==> branch cedar: inputs <==
==> flow/design.v <==
`timescale 1ns / 1ps
module hx711driver (
    input clk,
    input reset,
    input logic ce,  
    input logic [15:0] dvsr,  
    input logic start,
    output logic [23:0] dout,
    output logic hx711_done_tick,
    output logic ready,
    output logic sclk,
    input logic hx711_in
);
typedef enum {idle, cpha_delay, p0, p1, g0, g1} state_type;
state_type state_reg;
state_type state_next;
logic p_clk;
logic [15:0] c_reg;
logic [15:0] c_next;
logic hx711_clk_reg;
logic hx711_clk_next;
logic ready_i;
logic hx711_done_tick_i;
logic [5:0] n_reg;
logic [5:0] n_next;
logic [23:0] si_reg;
logic [23:0] si_next;
always_ff @(posedge clk, posedge reset)
    if (reset) begin
        state_reg <= idle;
        si_reg <= 0;
        n_reg <= 0;
        c_reg <= 0;
        hx711_clk_reg <= 0;
    end
    else if (ce) begin
        state_reg <= state_next;
        si_reg <= si_next;
        n_reg <= n_next;
        c_reg <= c_next;
        hx711_clk_reg <= hx711_clk_next;
    end
always_comb
begin
    state_next = state_reg;  
    ready_i = 0;
    hx711_done_tick_i = 0;
    si_next = si_reg;
    n_next = n_reg;
    c_next = c_reg;
    case (state_reg)
        idle: begin
                ready_i = 1;  
                if (start & !hx711_in) begin  
                    n_next = 0;  
                    c_next =0;   
                    state_next = cpha_delay;  
                end
            end
        cpha_delay: begin
                if (c_reg==dvsr) begin  
                    state_next = p0;  
                    c_next = 0;   
                end
                else
                    c_next = c_reg + 1;  
            end
        p0: begin
                if (c_reg==dvsr) begin  
                    state_next = p1;   
                    si_next = {si_reg[22:0], hx711_in};  
                    c_next = 0;  
                end
                else
                    c_next = c_reg + 1;   
            end
        p1: begin
                if (c_reg==dvsr) begin  
                    if (n_reg==23) begin  
                        state_next = g0;  
                        c_next = 0;  
                    end
                    else begin
                        state_next = p0;   
                        n_next = n_reg + 1;   
                        c_next = 0;   
                    end
                end
                else
                    c_next = c_reg + 1;  
            end
        g0: begin
                if (c_reg==dvsr) begin  
                    state_next = g1;  
                    c_next = 0;  
                end
                else
                    c_next = c_reg + 1;   
            end
        g1: begin
                if (c_reg==dvsr) begin  
                    hx711_done_tick_i = 1;   
                    state_next = idle;   
                end
                else
                    c_next = c_reg + 1;  
            end
     endcase
end
assign ready = ready_i;
assign hx711_done_tick = hx711_done_tick_i;
assign p_clk = (state_next==p0) || (state_next == g0);
assign hx711_clk_next = p_clk;
assign dout = si_reg;
assign sclk = hx711_clk_reg;
endmodule
`timescale 1ns / 1ps
module seven_seg_driver (
    input logic clock,
    input logic reset,
    input logic [23:0] binary_in,
    output logic [7:0] segments_out,  
    output logic [7:0] anodes_out      
);
    logic [15:0] refresh_counter;
    logic refresh_tick;
    always_ff @(posedge clock, posedge reset) begin
        if (reset) begin
            refresh_counter <= '0;
            refresh_tick <= 1'b0;
        end else begin
            refresh_tick <= 1'b0;  
            if (refresh_counter == 16'd1023) begin
                refresh_counter <= '0;
                refresh_tick <= 1'b1;
            end else begin
                refresh_counter <= refresh_counter + 1;
            end
        end
    end
    logic [31:0] bcd_digits;  
    always_comb begin
        logic [23:0] bin_copy;
        logic [31:0] bcd_temp;
        bin_copy = binary_in;
        bcd_temp = '0;
        for (int i = 0; i < 24; i++) begin
            for (int j = 0; j < 8; j++) begin
                if (bcd_temp[ (j*4) +: 4 ] > 4) begin
                bcd_temp[ (j*4) +: 4 ] = bcd_temp[ (j*4) +: 4 ] + 3;
                end
            end
            {bcd_temp, bin_copy} = {bcd_temp, bin_copy} << 1;
        end
        bcd_digits = bcd_temp;  
    end
    logic [2:0] digit_selector;  
    logic [3:0] current_bcd_digit;  
    always_ff @(posedge clock, posedge reset) begin
        if (reset) begin
            digit_selector <= '0;
        end else if (refresh_tick) begin
            digit_selector <= digit_selector + 1;  
        end
    end
    always_comb begin
        case (digit_selector)
            3'd0:    current_bcd_digit = bcd_digits[3:0];    
            3'd1:    current_bcd_digit = bcd_digits[7:4];    
            3'd2:    current_bcd_digit = bcd_digits[11:8];   
            3'd3:    current_bcd_digit = bcd_digits[15:12];  
            3'd4:    current_bcd_digit = bcd_digits[19:16];  
            3'd5:    current_bcd_digit = bcd_digits[23:20];  
            3'd6:    current_bcd_digit = bcd_digits[27:24];  
            3'd7:    current_bcd_digit = bcd_digits[31:28];  
            default: current_bcd_digit = 4'b1111;          
        endcase
    end
    always_comb begin
        case (current_bcd_digit)
            4'd0:    segments_out = 8'b00000011;  
            4'd1:    segments_out = 8'b10011111;  
            4'd2:    segments_out = 8'b00100101;  
            4'd3:    segments_out = 8'b00001101;  
            4'd4:    segments_out = 8'b10011001;  
            4'd5:    segments_out = 8'b01001001;  
            4'd6:    segments_out = 8'b01000001;  
            4'd7:    segments_out = 8'b00011111;  
            4'd8:    segments_out = 8'b00000001;  
            4'd9:    segments_out = 8'b00001001;  
            default: segments_out = 8'b11111111;  
        endcase
    end
    always_comb begin
        case (digit_selector)
            3'd0:    anodes_out = 8'b11111110;  
            3'd1:    anodes_out = 8'b11111101;  
            3'd2:    anodes_out = 8'b11111011;  
            3'd3:    anodes_out = 8'b11110111;  
            3'd4:    anodes_out = 8'b11101111;  
            3'd5:    anodes_out = 8'b11011111;  
            3'd6:    anodes_out = 8'b10111111;  
            3'd7:    anodes_out = 8'b01111111;  
            default: anodes_out = 8'b11111111;  
        endcase
    end
endmodule
`timescale 1ns / 1ps
module top_nexys_a7 (
    input logic clock,       
    input logic reset,
    input logic hx711_data_in,
    output logic hx711_sclk_out,
    output logic [5:0] states_led,
    output logic [7:0] DDP,
    output logic [7:0] AN
);
    logic clock50MHz;
    always_ff @(posedge clock, posedge reset) begin
        if (reset) clock50MHz <= 0;
        else       clock50MHz <= ~clock50MHz;
    end
    logic ce_50;
    assign ce_50 = ~clock50MHz;
    logic hx711_data_sync1, hx711_data_sync2;
    always_ff @(posedge clock) begin
        if (ce_50) begin
            hx711_data_sync1 <= hx711_data_in;
            hx711_data_sync2 <= hx711_data_sync1;
        end
    end
    logic [23:0] s_hx711_raw_bits; 
    logic        s_hx711_tick;     
    hx711driver inst_hx711_driver (
        .clk(clock), 
        .reset(reset), 
        .ce(ce_50),
        .dvsr(16'd50), 
        .start(1'b1), 
        .dout(s_hx711_raw_bits), 
        .hx711_done_tick(s_hx711_tick),
        .ready(), 
        .sclk(hx711_sclk_out), 
        .hx711_in(hx711_data_sync2) 
    );
    logic signed [31:0] data_signed;
    assign data_signed = {{8{s_hx711_raw_bits[23]}}, s_hx711_raw_bits};
    logic s_tick_sync_r, s_tick_rising;
    always_ff @(posedge clock) s_tick_sync_r <= s_hx711_tick;
    assign s_tick_rising = s_hx711_tick && !s_tick_sync_r; 
    localparam int CLOCKS_PER_SECOND = 100_000;
    localparam int THRESHOLD = 50;                      
    localparam int NOISE_LIMIT = 15000; 
    int timer_1sec;
    logic signed [63:0] accumulator_sum; 
    int sample_count;
    int consecutive_outliers;
    logic signed [31:0] current_second_avg;
    logic signed [31:0] previous_second_avg;
    logic signed [31:0] display_stable_val;
    logic signed [31:0] r_sample_captured;  
    typedef enum logic [3:0] {
        ST_IDLE,          
        ST_SAMPLE_CALC,   
        ST_SAMPLE_CHECK,  
        ST_SAMPLE_ACCUM,  
        ST_PREP_DIV,      
        ST_DIVIDE,        
        ST_UPDATE,        
        ST_CLEANUP        
    } state_t;
    state_t state;
    logic [63:0] div_dividend;
    logic [63:0] div_remainder;
    logic [31:0] div_divisor;
    logic [31:0] div_quotient;
    logic [6:0]  div_counter;
    logic        div_sign_bit;
    logic signed [31:0] r_diff;
    logic [31:0] r_abs_diff;
    logic        r_is_valid_sample;
    always_ff @(posedge clock, posedge reset) begin
        if (reset) begin
            timer_1sec <= '0;
            accumulator_sum <= '0;
            sample_count <= '0;
            current_second_avg <= '0;
            previous_second_avg <= '0;
            display_stable_val <= '0;
            states_led <= '0;
            state <= ST_IDLE;
            div_dividend <= 0; 
            div_remainder <= 0; 
            div_divisor <= 0;
            div_quotient <= 0; 
            div_counter <= 0; 
            div_sign_bit <= 0;
            consecutive_outliers <= 0;
            r_sample_captured <= 0;
            r_diff <= 0;
            r_abs_diff <= 0;
            r_is_valid_sample <= 0;
        end
        else begin
            case (state)
                ST_IDLE: begin
                    if (s_tick_rising) begin
                        r_sample_captured <= data_signed;  
                        state <= ST_SAMPLE_CALC;           
                    end 
                    else if (timer_1sec == CLOCKS_PER_SECOND - 1) begin
                        timer_1sec <= 0;
                        state <= ST_PREP_DIV;
                    end 
                    else begin
                        timer_1sec <= timer_1sec + 1;
                    end
                end
                ST_SAMPLE_CALC: begin
                    if (timer_1sec != CLOCKS_PER_SECOND - 1) timer_1sec <= timer_1sec + 1;
                    r_diff <= r_sample_captured - current_second_avg;
                    state <= ST_SAMPLE_CHECK;
                end
                ST_SAMPLE_CHECK: begin
                    if (timer_1sec != CLOCKS_PER_SECOND - 1) timer_1sec <= timer_1sec + 1;
                    if (r_diff < 0) r_abs_diff <= unsigned'(-r_diff);
                    else            r_abs_diff <= unsigned'(r_diff);
                    state <= ST_SAMPLE_ACCUM;
                end
                ST_SAMPLE_ACCUM: begin
                    if (timer_1sec != CLOCKS_PER_SECOND - 1) timer_1sec <= timer_1sec + 1;
                    if (r_abs_diff < NOISE_LIMIT || current_second_avg == 0 || consecutive_outliers >= 3) begin
                        accumulator_sum <= accumulator_sum + r_sample_captured;
                        sample_count <= sample_count + 1;
                        consecutive_outliers <= 0;
                    end else begin
                        consecutive_outliers <= consecutive_outliers + 1;
                    end
                    state <= ST_IDLE;  
                end
                ST_PREP_DIV: begin
                    if (sample_count == 0) begin
                        current_second_avg <= 0;
                        state <= ST_UPDATE;
                    end else begin
                        if (accumulator_sum < 0) begin
                            div_dividend <= unsigned'(-accumulator_sum);
                            div_sign_bit <= 1'b1;
                        end else begin
                            div_dividend <= unsigned'(accumulator_sum);
                            div_sign_bit <= 1'b0;
                        end
                        div_divisor   <= unsigned'(sample_count);
                        div_remainder <= 0;
                        div_quotient  <= 0;
                        div_counter   <= 63; 
                        state <= ST_DIVIDE;
                    end
                end
                ST_DIVIDE: begin
                    div_remainder = (div_remainder << 1) | (div_dividend[div_counter]);
                    if (div_remainder >= div_divisor) begin
                        div_remainder = div_remainder - div_divisor;
                        div_quotient[div_counter] = 1'b1; 
                    end
                    if (div_counter == 0) state <= ST_UPDATE;
                    else div_counter <= div_counter - 1;
                end
                ST_UPDATE: begin
                    logic signed [31:0] temp_avg;
                    if (div_sign_bit) temp_avg = signed'(-div_quotient);
                    else              temp_avg = signed'(div_quotient);
                    current_second_avg <= temp_avg;
                    display_stable_val <= temp_avg;
                    if ((previous_second_avg - temp_avg) > THRESHOLD) states_led <= 6'b101101; 
                    else states_led <= 6'b000000;
                    state <= ST_CLEANUP;
                end
                ST_CLEANUP: begin
                    previous_second_avg <= current_second_avg;
                    accumulator_sum <= 0;
                    sample_count <= 0;
                    state <= ST_IDLE; 
                end
                default: state <= ST_IDLE;
            endcase
        end
    end
    logic [23:0] final_display_number;
    always_comb begin
        if (display_stable_val < 0) final_display_number = unsigned'(-display_stable_val);
        else                        final_display_number = unsigned'(display_stable_val);
    end
    seven_seg_driver inst_display (
        .clock(clock),                  
        .reset(reset),                
        .binary_in(final_display_number),   
        .segments_out(DDP),           
        .anodes_out(AN)               
    );
endmodule
==> flow/run.sh <==
#!/bin/bash
# the make line also repeats each setting of config.mk as NAME=value (left out here)
make -C /OpenROAD-flow-scripts/flow DESIGN_CONFIG=/design/flow/config.mk WORK_HOME=/design/flow/orfs CLKGATE_MAP_FILE= finish
==> flow/config.mk <==
export PLATFORM = sky130hd
export DESIGN_NAME = top_nexys_a7
export DESIGN_NICKNAME = top_nexys_a7
export VERILOG_FILES = /design/flow/design.v
export SDC_FILE = /design/flow/constraint.sdc
export NUM_CORES = 4
export LEC_CHECK = 0
export ABC_AREA = 1
export CAP_MARGIN = 20
export CORE_MARGIN = 2
export CORE_UTILIZATION = 72
export CTS_CLUSTER_DIAMETER = 269
export PLACE_DENSITY_LB_ADDON = 0.2
export SETUP_SLACK_MARGIN = 4.9
export SLEW_MARGIN = 20
==> flow/constraint.sdc <==
create_clock -name core_clock -period 19.1 [get_ports {clock}]
set_input_delay 3.8200 -clock core_clock [delete_from_list [all_inputs] [get_ports {clock}]]
set_output_delay 3.8200 -clock core_clock [all_outputs]
set_load 0.01 [all_outputs]
==> branch amber (differences from branch cedar) <==
Settings changed: ABC_AREA 1 to unset, CORE_UTILIZATION 72 to 65, CTS_CLUSTER_DIAMETER 269 to unset, PLACE_DENSITY_LB_ADDON 0.2 to unset, SETUP_SLACK_MARGIN 4.9 to unset.
==> flow/constraint.sdc (replaced) <==
create_clock -name core_clock -period 19.3 [get_ports {clock}]
set_input_delay 3.8600 -clock core_clock [delete_from_list [all_inputs] [get_ports {clock}]]
set_output_delay 3.8600 -clock core_clock [all_outputs]
set_load 0.01 [all_outputs]
==> branch harbor (differences from branch cedar) <==
Settings changed: ABC_AREA 1 to unset, CELL_PAD_IN_SITES_DETAIL_PLACEMENT set to 1, CELL_PAD_IN_SITES_GLOBAL_PLACEMENT set to 0, CORE_UTILIZATION 72 to 31, CTS_CLUSTER_DIAMETER 269 to unset, HOLD_SLACK_MARGIN set to -0.1, MAX_ROUTING_LAYER set to met4, MIN_ROUTING_LAYER set to met2, PLACE_DENSITY set to 0.36, PLACE_DENSITY_LB_ADDON 0.2 to unset, SETUP_SLACK_MARGIN 4.9 to unset.
==> flow/constraint.sdc (replaced) <==
create_clock -name core_clock -period 40.0 [get_ports {clock}]
set_input_delay 8.0000 -clock core_clock [delete_from_list [all_inputs] [get_ports {clock}]]
set_output_delay 8.0000 -clock core_clock [all_outputs]
set_load 0.01 [all_outputs]
==> branch juniper (differences from branch cedar) <==
Settings changed: ABC_AREA 1 to unset, CORE_UTILIZATION 72 to 40, CTS_CLUSTER_DIAMETER 269 to unset, PLACE_DENSITY_LB_ADDON 0.2 to unset, SETUP_SLACK_MARGIN 4.9 to unset.
==> flow/constraint.sdc (replaced) <==
create_clock -name core_clock -period 24.1 [get_ports {clock}]
set_input_delay 4.8200 -clock core_clock [delete_from_list [all_inputs] [get_ports {clock}]]
set_output_delay 4.8200 -clock core_clock [all_outputs]
set_load 0.01 [all_outputs]
==> impl_metrics.json <==
{
  "status": "failed layout checks",
  "failed_checks": "setup timing",
  "swShare": 0.2064,
  "setup_violations": 5,
  "setup_slack_ns": -0.08003
}
The numbers above come from branch juniper.

==> impl_metrics.json <==
{
  "status": "complete, no violations",
  "die_x_um": 405.7,
  "setup_violations": 0,
  "swShare": 0.2315
}
The numbers above come from branch harbor.

==> impl_metrics.json <==
{
  "setup_slack_ns": -4.480,
  "failed_checks": "setup timing",
  "swShare": 0.2188,
  "status": "failed layout checks",
  "routed-wl-met2_mm": 67.05,
  "setup_violations": 7
}
The numbers above come from branch amber.

==> impl_metrics.json <==
{
  "drv_cap": 2,
  "slew_violations": 13,
  "status": "failed layout checks",
  "setup_slack_ns": -1.720,
  "slew_headroom": -0.1529,
  "failed_checks": "capacitance limit, slew limit, setup timing",
  "setup_violations": 7
}
The numbers above come from branch cedar.

